==> flow/design.v <==
package calc_pkg;
    typedef struct packed {
        logic on;
        logic off;
        logic mem_rc;
        logic mem_sub;
        logic mem_add;
        logic op_percent;
        logic op_sqrt;
        logic op_div;
        logic op_mul;
        logic op_sub;
        logic op_add;
        logic op_eq;
        logic dot;
        logic num_1;
        logic num_2;
        logic num_3;
        logic num_4;
        logic num_5;
        logic num_6;
        logic num_7;
        logic num_8;
        logic num_9;
        logic num_0;
    } buttons_t;
    typedef enum logic [4:0] {
        B_NONE,          
        B_ON,            
        B_OFF,           
        B_MEM_RC,        
        B_MEM_SUB,       
        B_MEM_ADD,       
        B_OP_PERCENT,    
        B_OP_SQRT,       
        B_OP_DIV,        
        B_OP_MUL,        
        B_OP_SUB,        
        B_OP_ADD,        
        B_OP_EQ,         
        B_DOT,           
        B_NUM_1,         
        B_NUM_2,         
        B_NUM_3,         
        B_NUM_4,         
        B_NUM_5,         
        B_NUM_6,         
        B_NUM_7,         
        B_NUM_8,         
        B_NUM_9,         
        B_NUM_0,         
        B_UNKNOWN        
    } active_button_t;
    function automatic logic isNumberButton(active_button_t active_button);
        isNumberButton = ((active_button >= calc_pkg::B_NUM_1) && (active_button <= calc_pkg::B_NUM_0));
    endfunction
    function automatic logic isOpButton(active_button_t active_button);
        isOpButton = ((active_button >= calc_pkg::B_OP_DIV) && (active_button <= calc_pkg::B_OP_ADD));
    endfunction
    function automatic logic isEqButton(active_button_t active_button);
        isEqButton = (active_button == calc_pkg::B_OP_EQ);
    endfunction
    function automatic logic isDotButton(active_button_t active_button);
        isDotButton = (active_button == calc_pkg::B_DOT);
    endfunction
    typedef logic [3:0] bcd_t;
    function automatic logic [6:0] bcd2segments(bcd_t bcd);
        unique case (bcd)
            4'd0: bcd2segments = 7'b1111110;
            4'd1: bcd2segments = 7'b0110000;
            4'd2: bcd2segments = 7'b1101101;
            4'd3: bcd2segments = 7'b1111001;
            4'd4: bcd2segments = 7'b0110011;
            4'd5: bcd2segments = 7'b1011011;
            4'd6: bcd2segments = 7'b1011111;
            4'd7: bcd2segments = 7'b1110000;
            4'd8: bcd2segments = 7'b1111111;
            4'd9: bcd2segments = 7'b1111011;
            default: bcd2segments = 7'bxxxxxxx;
        endcase
    endfunction
    typedef enum logic [1:0] {
        OP_NONE,
        OP_ADD,
        OP_MUL,
        OP_DIV
    } op_t;
    function automatic op_t button2op(active_button_t active_button);
        unique case (active_button)
            calc_pkg::B_OP_DIV: button2op = calc_pkg::OP_DIV;
            calc_pkg::B_OP_MUL: button2op = calc_pkg::OP_MUL;
            calc_pkg::B_OP_SUB: button2op = calc_pkg::OP_ADD;
            calc_pkg::B_OP_ADD: button2op = calc_pkg::OP_ADD;
            default: button2op = calc_pkg::OP_NONE;
        endcase
    endfunction
    function automatic bcd_t button2bcd(active_button_t active_button);
        unique case (active_button)
            calc_pkg::B_NUM_1: button2bcd = 1;
            calc_pkg::B_NUM_2: button2bcd = 2;
            calc_pkg::B_NUM_3: button2bcd = 3;
            calc_pkg::B_NUM_4: button2bcd = 4;
            calc_pkg::B_NUM_5: button2bcd = 5;
            calc_pkg::B_NUM_6: button2bcd = 6;
            calc_pkg::B_NUM_7: button2bcd = 7;
            calc_pkg::B_NUM_8: button2bcd = 8;
            calc_pkg::B_NUM_9: button2bcd = 9;
            calc_pkg::B_NUM_0: button2bcd = 0;
            default: button2bcd = 0;
        endcase
    endfunction
    parameter NumDigits = 8;
    typedef logic unsigned [$clog2(NumDigits)-1:0] exponent_t;
    typedef struct packed {
        logic error;
        logic sign;
        exponent_t exponent;
        bcd_t [NumDigits-1:0] significand;
    } num_t;
    function automatic num_t neg(num_t num);
        neg = num;
        neg.sign = !num.sign;
    endfunction
endpackage
module alu_add (
    input   logic           clk_i,
    input   logic           rst_i,
    input   logic [36:0]    left_i,      
    input   logic [36:0]    right_i,     
    output  logic           in_ready_o,
    input   logic           in_valid_i,
    output  logic [36:0]    result_o,    
    input   logic           out_ready_i,
    output  logic           out_valid_o
);
typedef enum logic [1:0] {
    S_IDLE,
    S_NORMALIZE,
    S_ADD,
    S_RENORMALIZE
} state_t;
state_t state_d, state_q;
logic [$clog2(calc_pkg::NumDigits):0] counter_d, counter_q;
logic in_ready_d, in_ready_q;
logic out_valid_d, out_valid_q;
assign out_valid_o = out_valid_q;
assign in_ready_o = in_ready_q;
calc_pkg::num_t left_d, left_q;
calc_pkg::num_t right_d, right_q;
calc_pkg::num_t result_d, result_q;
calc_pkg::bcd_t result_extra_d, result_extra_q;
logic carryborrow_d, carryborrow_q;
assign result_o = out_valid_q ? result_q : '0;
logic [4:0] nibble_sum;
always_comb begin
    nibble_sum = 'x;
    carryborrow_d = carryborrow_q;
    if (state_q != S_ADD) begin
        carryborrow_d = 0;
    end else if (left_q.sign == right_q.sign) begin
        nibble_sum =
            left_q.significand[counter_q]
            + right_q.significand[counter_q]
            + 4'(carryborrow_q);
        if (nibble_sum >= 10) begin
            nibble_sum += 6;
        end
        carryborrow_d = nibble_sum[4];
    end else begin
        if (left_q.significand > right_q.significand) begin
            nibble_sum =
                6'(left_q.significand[counter_q])
                - 6'(right_q.significand[counter_q])
                - 6'(carryborrow_q);
        end else begin
            nibble_sum =
                6'(right_q.significand[counter_q])
                - 6'(left_q.significand[counter_q])
                - 6'(carryborrow_q);
        end
        carryborrow_d = nibble_sum[4];
        if ($signed(nibble_sum) < 0) begin
            nibble_sum += 10;
        end
    end
end
always_comb begin
    state_d = state_q;
    out_valid_d = out_valid_q;
    in_ready_d = in_ready_q;
    counter_d = counter_q;
    left_d = left_q;
    right_d = right_q;
    result_d = result_q;
    result_extra_d = result_extra_q;
    unique case (state_q)
        S_IDLE: begin
            result_d = '0;
            if (in_valid_i) begin
                left_d = left_i;
                right_d = right_i;
                state_d = S_NORMALIZE;
                in_ready_d = 0;
            end
        end
        S_NORMALIZE: begin
            if (left_q.exponent < right_q.exponent) begin
                left_d.significand = (left_q.significand >> 4);
                left_d.exponent++;
            end else if (left_q.exponent > right_q.exponent) begin
                right_d.significand = (right_q.significand >> 4);
                right_d.exponent++;
            end else begin
                state_d = S_ADD;
                counter_d = 0;
            end
        end
        S_ADD: begin
            result_d.exponent = left_q.exponent;
            if (left_q.sign == right_q.sign) begin
                result_extra_d = carryborrow_d;
            end
            if (left_q.significand > right_q.significand) begin
                result_d.sign = left_q.sign;
            end else begin
                result_d.sign = right_q.sign;
            end
            result_d.significand[counter_q] = 4'(nibble_sum);
            counter_d++;
            if (counter_d == calc_pkg::NumDigits) begin
                state_d = S_RENORMALIZE;
            end
        end
        S_RENORMALIZE: begin
            if (result_extra_q != '0) begin  
                result_extra_d = '0;
                result_d.significand = ({result_extra_q, result_q.significand} >> 4);
                result_d.exponent++;
                if (result_d.exponent == 0)
                    result_d.error = 1;
            end else if ((result_q.exponent != 0) && (result_q.significand[calc_pkg::NumDigits-1] == 0)) begin  
                result_d.significand = (result_q.significand << 4);
                result_d.exponent--;
            end else begin  
                out_valid_d = 1;
                if (result_d.significand == 0)
                    result_d.sign = 0;
                if (out_valid_q && out_ready_i) begin
                    state_d = S_IDLE;
                    out_valid_d = 0;
                    in_ready_d = 1;
                    result_d = '0;
                end
            end
        end
    endcase
end
always_ff @(posedge clk_i) begin
    if (rst_i) begin
        state_q <= S_IDLE;
        out_valid_q <= 0;
        in_ready_q <= 1;
        counter_q <= '0;
        left_q <= '0;
        right_q <= '0;
        result_q <= '0;
        result_extra_q <= '0;
        carryborrow_q <= 0;
    end else begin
        state_q <= state_d;
        out_valid_q <= out_valid_d;
        in_ready_q <= in_ready_d;
        counter_q <= counter_d;
        left_q <= left_d;
        right_q <= right_d;
        result_q <= result_d;
        result_extra_q <= result_extra_d;
        carryborrow_q <= carryborrow_d;
    end
end
endmodule
make LEC_CHECK=0 CAP_MARGIN=35 CORE_ASPECT_RATIO=1.72 CORE_MARGIN=2 CORE_UTILIZATION=40 HOLD_SLACK_MARGIN=-0.09 PLACE_DENSITY_LB_ADDON=0.09 SLEW_MARGIN=10 finish   # period 2.96 ns
run.sh (not shown) runs the stock make flow with config.mk's settings and CLKGATE_MAP_FILE=.
The starting point finished with setup timing left.
Rerun with:
- ABC_AREA: not set -> 1
- CAP_MARGIN: 35 -> 20
- CORE_ASPECT_RATIO: 1.72 -> not set
- CORE_UTILIZATION: 40 -> 68
- HOLD_SLACK_MARGIN: -0.09 -> not set
- PLACE_DENSITY_LB_ADDON: 0.09 -> not set
- SLEW_MARGIN: 10 -> 20
- clock period: 2.96 -> 4.73 ns (I/O delays scaled with it)
After rerunning:
- With this change the flow went through all stages and came out clean
- power decreases by 46%
- wire length goes down by 9.6%
- die area falls by 40%
- clock power went down by 40%
- core utilization increases by 27 points
- setup slack improved by 0.99 ns
- area after synthesis goes up by 0.69%
- via count climbs by 12%
- global-route usage climbs by 12 points
- sequential share of layout area came out higher by 3.0 points
- register-to-register slack improved by 0.99 ns
Rerun with:
- ABC_AREA: 1 -> not set
- CORE_UTILIZATION: 68 -> 72
- CTS_CLUSTER_SIZE: not set -> 91
- PLACE_DENSITY: not set -> 0.95
- clock period: 4.73 -> 3.94 ns (I/O delays scaled with it)
Effect: Now the flow reached the layout checks and failed them: setup timing; synthesized area went down by 0.69%; clock skew falls by 0.0048 ns; die area went down by 6.0%; design area went up by 2.9%; maximum frequency decreases by 1.4%; cell count is lower by 20%; combinational power is higher by 48%; global-route usage went up by 8.0 points.
Rerun with:
- CORE_UTILIZATION: 72 -> 15
- CTS_CLUSTER_SIZE: 91 -> not set
- PLACE_DENSITY: 0.95 -> not set
- clock period: 3.94 -> 4.76 ns (I/O delays scaled with it)
Result: The changed run finished clean. Synthesized area is unchanged. Cell count is higher by 46%. Combinational power shrinks by 37%. Sequential cell count is unchanged. Hold slack gets better by 0.017 ns. Die size is higher to 4.6 times its value.

* * *

Starts from the design.v that is shown in full above.
Settings: LEC_CHECK=0, CAP_MARGIN=20, CELL_PAD_IN_SITES_GLOBAL_PLACEMENT=1, CORE_MARGIN=5, CORE_UTILIZATION=48, CTS_CLUSTER_SIZE=45, GPL_ROUTABILITY_DRIVEN=0, GPL_TIMING_DRIVEN=0, HOLD_SLACK_MARGIN=0.09, MAX_ROUTING_LAYER=met5, PLACE_DENSITY_LB_ADDON=0.25, SETUP_SLACK_MARGIN=1.23, SLEW_MARGIN=30, TNS_END_PERCENT=95; clock period 4.44 ns.
The baseline completed without violations.
Then changed:
CAP_MARGIN = 40   (was 20)
CELL_PAD_IN_SITES_GLOBAL_PLACEMENT = not set   (was 1)
CORE_UTILIZATION = 38   (was 48)
CTS_CLUSTER_SIZE = not set   (was 45)
GPL_ROUTABILITY_DRIVEN = not set   (was 0)
HOLD_SLACK_MARGIN = not set   (was 0.09)
PLACE_DENSITY_LB_ADDON = 0.05   (was 0.25)
SETUP_SLACK_MARGIN = 1.14   (was 1.23)
SLEW_MARGIN = 15   (was 30)
TNS_END_PERCENT = 45   (was 95)
clock period = 6.2 ns   (was 4.44 ns; I/O delays follow)
Die size is higher by 24%.
Power is lower by 38%.
Global-route usage is lower by 5.2 points.
Count of clock-buffer cells in the layout stays the same.
Sequential power is lower by 29%.
Then changed:
CAP_MARGIN = 35   (was 40)
CORE_MARGIN = 2   (was 5)
CORE_UTILIZATION = 50   (was 38)
CTS_CLUSTER_DIAMETER = 351   (was not set)
CTS_CLUSTER_SIZE = 98   (was not set)
GPL_TIMING_DRIVEN = not set   (was 0)
SETUP_SLACK_MARGIN = not set   (was 1.14)
TNS_END_PERCENT = 15   (was 45)
Sequential cell count does not change.
Synthesized cell count is unchanged.
Maximum frequency climbs by 1.7%.
Then changed:
CORE_UTILIZATION = 72   (was 50)
CTS_CLUSTER_DIAMETER = not set   (was 351)
CTS_CLUSTER_SIZE = 31   (was 98)
PLACE_DENSITY = 0.84   (was not set)
PLACE_DENSITY_LB_ADDON = not set   (was 0.05)
TNS_END_PERCENT = 45   (was 15)
clock period = 3.96 ns   (was 6.2 ns; I/O delays follow)
After rerunning: Now the flow completed, yet does not pass: negative setup slack. Setup slack degrades by 1900 ps. Core utilization grows by 30 points. Total power grows by 81%. Sequential power grows by 62%. Routed wire length grows by 52%. Global-route usage grows by 20 points. Register-to-register slack degrades by 1900 ps. Combinational power grows by 120%.

* * *

RTL: the design.v shown in full above, as it stands there.
==> flow/config.mk <==
export PLATFORM = sky130hd
export DESIGN_NAME = alu_add
export DESIGN_NICKNAME = alu_add
export VERILOG_FILES = /design/flow/design.v
export SDC_FILE = /design/flow/constraint.sdc
export NUM_CORES = 4
export LEC_CHECK = 0
export CAP_MARGIN = 0
export CELL_PAD_IN_SITES_GLOBAL_PLACEMENT = 1
export CORE_MARGIN = 5
export CORE_UTILIZATION = 48
export GPL_ROUTABILITY_DRIVEN = 0
export GPL_TIMING_DRIVEN = 0
export HOLD_SLACK_MARGIN = 0.09
export MAX_ROUTING_LAYER = met5
export PLACE_DENSITY_LB_ADDON = 0.25
export SETUP_SLACK_MARGIN = 1.14
export SLEW_MARGIN = 40
export TNS_END_PERCENT = 95
==> flow/constraint.sdc <==
create_clock -name core_clock -period 4.31 [get_ports {clk_i}]
set_input_delay 0.8620 -clock core_clock [delete_from_list [all_inputs] [get_ports {clk_i}]]
set_output_delay 0.8620 -clock core_clock [all_outputs]
set_load 0.01 [all_outputs]
Change:
- CAP_MARGIN: 0 -> 20
- CELL_PAD_IN_SITES_GLOBAL_PLACEMENT: 1 -> default
- CORE_MARGIN: 5 -> 2
- CORE_UTILIZATION: 48 -> 40
- GPL_ROUTABILITY_DRIVEN: 0 -> default
- GPL_TIMING_DRIVEN: 0 -> default
- HOLD_SLACK_MARGIN: 0.09 -> default
- MAX_ROUTING_LAYER: met5 -> default
- PLACE_DENSITY_LB_ADDON: 0.25 -> default
- SETUP_SLACK_MARGIN: 1.14 -> default
- SLEW_MARGIN: 40 -> 20
- TNS_END_PERCENT: 95 -> default
- clock period: 4.31 -> 4.76 ns (I/O delays scaled with it)
The new run went through all stages and came out clean.
Die area went up by 9.7%.
Design area shrinks by 6.7%.
Area after synthesis does not change.
Count of clock-buffer cells in the layout came out lower by 2.
Synthesized cell count stays the same.
Sequential share of layout area rises by 1.5 points.
Change:
- CTS_CLUSTER_DIAMETER: default -> 379
- CTS_CLUSTER_SIZE: default -> 98
- PLACE_DENSITY: default -> 0.38
- clock period: 4.76 -> 10.0 ns (I/O delays scaled with it)
After rerunning: Clock-buffer cell count increases by 4. Global-route usage increases by 1.5 points. Critical path depth increases by 3.

* * *

== alpha ==
// alu_add: RTL as listed in full above, without the edits since
make LEC_CHECK=0 CAP_MARGIN=20 CORE_MARGIN=2 CORE_UTILIZATION=72 CTS_CLUSTER_DIAMETER=397 CTS_CLUSTER_SIZE=95 SLEW_MARGIN=20 finish   # period 6.72 ns
The inputs of beta differ from those of alpha as listed below.
# alpha
export LEC_CHECK = 0
export CAP_MARGIN = 20
export CORE_MARGIN = 2
export CORE_UTILIZATION = 72
export CTS_CLUSTER_DIAMETER = 397
export CTS_CLUSTER_SIZE = 95
export SLEW_MARGIN = 20
create_clock -name core_clock -period 6.72 [get_ports {clk_i}]
# beta
export LEC_CHECK = 0
export CAP_MARGIN = 20
export CORE_MARGIN = 2
export CORE_UTILIZATION = 72
export CTS_CLUSTER_DIAMETER = 104
export SETUP_SLACK_MARGIN = 0.39
export SLEW_MARGIN = 20
create_clock -name core_clock -period 1.56 [get_ports {clk_i}]
Findings:
- beta did not finish; the tool stopped in 3_5_place_dp with error DPL-0038.
- alpha -> beta: synthesized area divided by synthesized cell count flat
- alpha and beta ended up with roughly the same row count.
- Diff beta..alpha | overall die height | unchanged
- Going from alpha to beta, number of library cell types mapped by synthesis was more or less identical, number of cells produced by synthesis was more or less identical, number of synthesized flops with an enable pin was more or less identical, weighted congestion reported at the end of routability-driven placement went up by about 16%, count of port buffers added during placement was more or less identical.
- beta and alpha ended up with roughly the same area of the die.
What gamma does differently from beta at the input level:
# beta
export LEC_CHECK = 0
export CAP_MARGIN = 20
export CORE_MARGIN = 2
export CORE_UTILIZATION = 72
export CTS_CLUSTER_DIAMETER = 104
export SETUP_SLACK_MARGIN = 0.39
export SLEW_MARGIN = 20
create_clock -name core_clock -period 1.56 [get_ports {clk_i}]
# gamma
export LEC_CHECK = 0
export CAP_MARGIN = 20
export CORE_ASPECT_RATIO = 0.92
export CORE_MARGIN = 2
export CORE_UTILIZATION = 72
export CTS_CLUSTER_DIAMETER = 104
export CTS_CLUSTER_SIZE = 14
export PLACE_DENSITY_LB_ADDON = 0.15
export SETUP_SLACK_MARGIN = 0.47
export SLEW_MARGIN = 20
create_clock -name core_clock -period 1.56 [get_ports {clk_i}]
## What came out
- Seen in the log of gamma: DPL-0038 during 3_5_place_dp, after which the run never completed.
- In terms of chip area line of the yosys report, beta and gamma differ only marginally.
- | standard cell core area | gamma vs beta | about 1% lower |
- beta -> gamma: count of library flops with an enable pin delta 0, exact match
- gamma vs. beta: post-synthesis average cell area comparable, area after synthesis comparable.
- Going from beta to gamma, global placement routability congestion now sits higher, vertical die dimension dropped 3.9%, width of the die went up.
- Compared with beta, gamma shows a higher effective utilization at floorplan.
- Die area: beta vs gamma — no meaningful difference
- Diff beta..gamma | async set-reset flop share out of synthesis | negligible
> inputs changed (gamma -> delta)
# gamma
export LEC_CHECK = 0
export CAP_MARGIN = 20
export CORE_ASPECT_RATIO = 0.92
export CORE_MARGIN = 2
export CORE_UTILIZATION = 72
export CTS_CLUSTER_DIAMETER = 104
export CTS_CLUSTER_SIZE = 14
export PLACE_DENSITY_LB_ADDON = 0.15
export SETUP_SLACK_MARGIN = 0.47
export SLEW_MARGIN = 20
create_clock -name core_clock -period 1.56 [get_ports {clk_i}]
# delta
export LEC_CHECK = 0
export CAP_MARGIN = 20
export CORE_MARGIN = 2
export CORE_UTILIZATION = 40
export SLEW_MARGIN = 20
create_clock -name core_clock -period 10.0 [get_ports {clk_i}]
Notes after the runs:
- delta finished all stages; the layout is clean.
- Diff gamma -> delta | number of standard-cell rows in the floorplan | up by more than a quarter
- Global placement routability congestion for delta: about 20% down relative to gamma
- gamma -> delta: number of buffers added on ports flat
- Effective utilization at floorplan, gamma and delta: larger value in gamma
- Post-synthesis share of cell area spent on and, or, nand and nor gates delta (gamma -> delta): insignificant
- Height of the chip in delta is 38% higher than in gamma
- Synthesized cell area came out exactly the same in gamma and delta.
- Compared with gamma, delta shows chip width that has gone up by more than a quarter.
- Compared with gamma, delta shows total die area that has gone up by more than half.
- The synthesized-area fraction occupied by ao, oa, aoi and oai cells on delta is in line with that on gamma.
- gamma and delta ended up with nearly the same post-synthesis cell count from yosys.
Inputs modified between delta and epsilon:
# delta
export LEC_CHECK = 0
export CAP_MARGIN = 20
export CORE_MARGIN = 2
export CORE_UTILIZATION = 40
export SLEW_MARGIN = 20
create_clock -name core_clock -period 10.0 [get_ports {clk_i}]
# epsilon
export LEC_CHECK = 0
export ABC_AREA = 0
export CAP_MARGIN = 20
export CELL_PAD_IN_SITES_DETAIL_PLACEMENT = 2
export CELL_PAD_IN_SITES_GLOBAL_PLACEMENT = 3
export CORE_ASPECT_RATIO = 0.54
export CORE_MARGIN = 6
export CORE_UTILIZATION = 40
export GPL_ROUTABILITY_DRIVEN = 1
export HOLD_SLACK_MARGIN = 0.06
export MIN_ROUTING_LAYER = met2
export PLACE_DENSITY = 0.87
export SETUP_SLACK_MARGIN = -0.57
export SLEW_MARGIN = 25
create_clock -name core_clock -period 10.0 [get_ports {clk_i}]
==> comparison <==
- Data arrival time of the critical path came out higher on epsilon than on delta.
- Delta (epsilon minus delta): maximum number of pins on one net before global-route repair picked up an extra 16; design area picked up an extra 1.0%; post-route total power picked up an extra 0.00025 W; relative slew slack lost 11 points; clock group share of total power picked up an extra 0.6 points.
- [epsilon] power share of the combinational group rose 2.2 points relative to delta
No activity file was given, so power comes from the tool's default toggle rates.
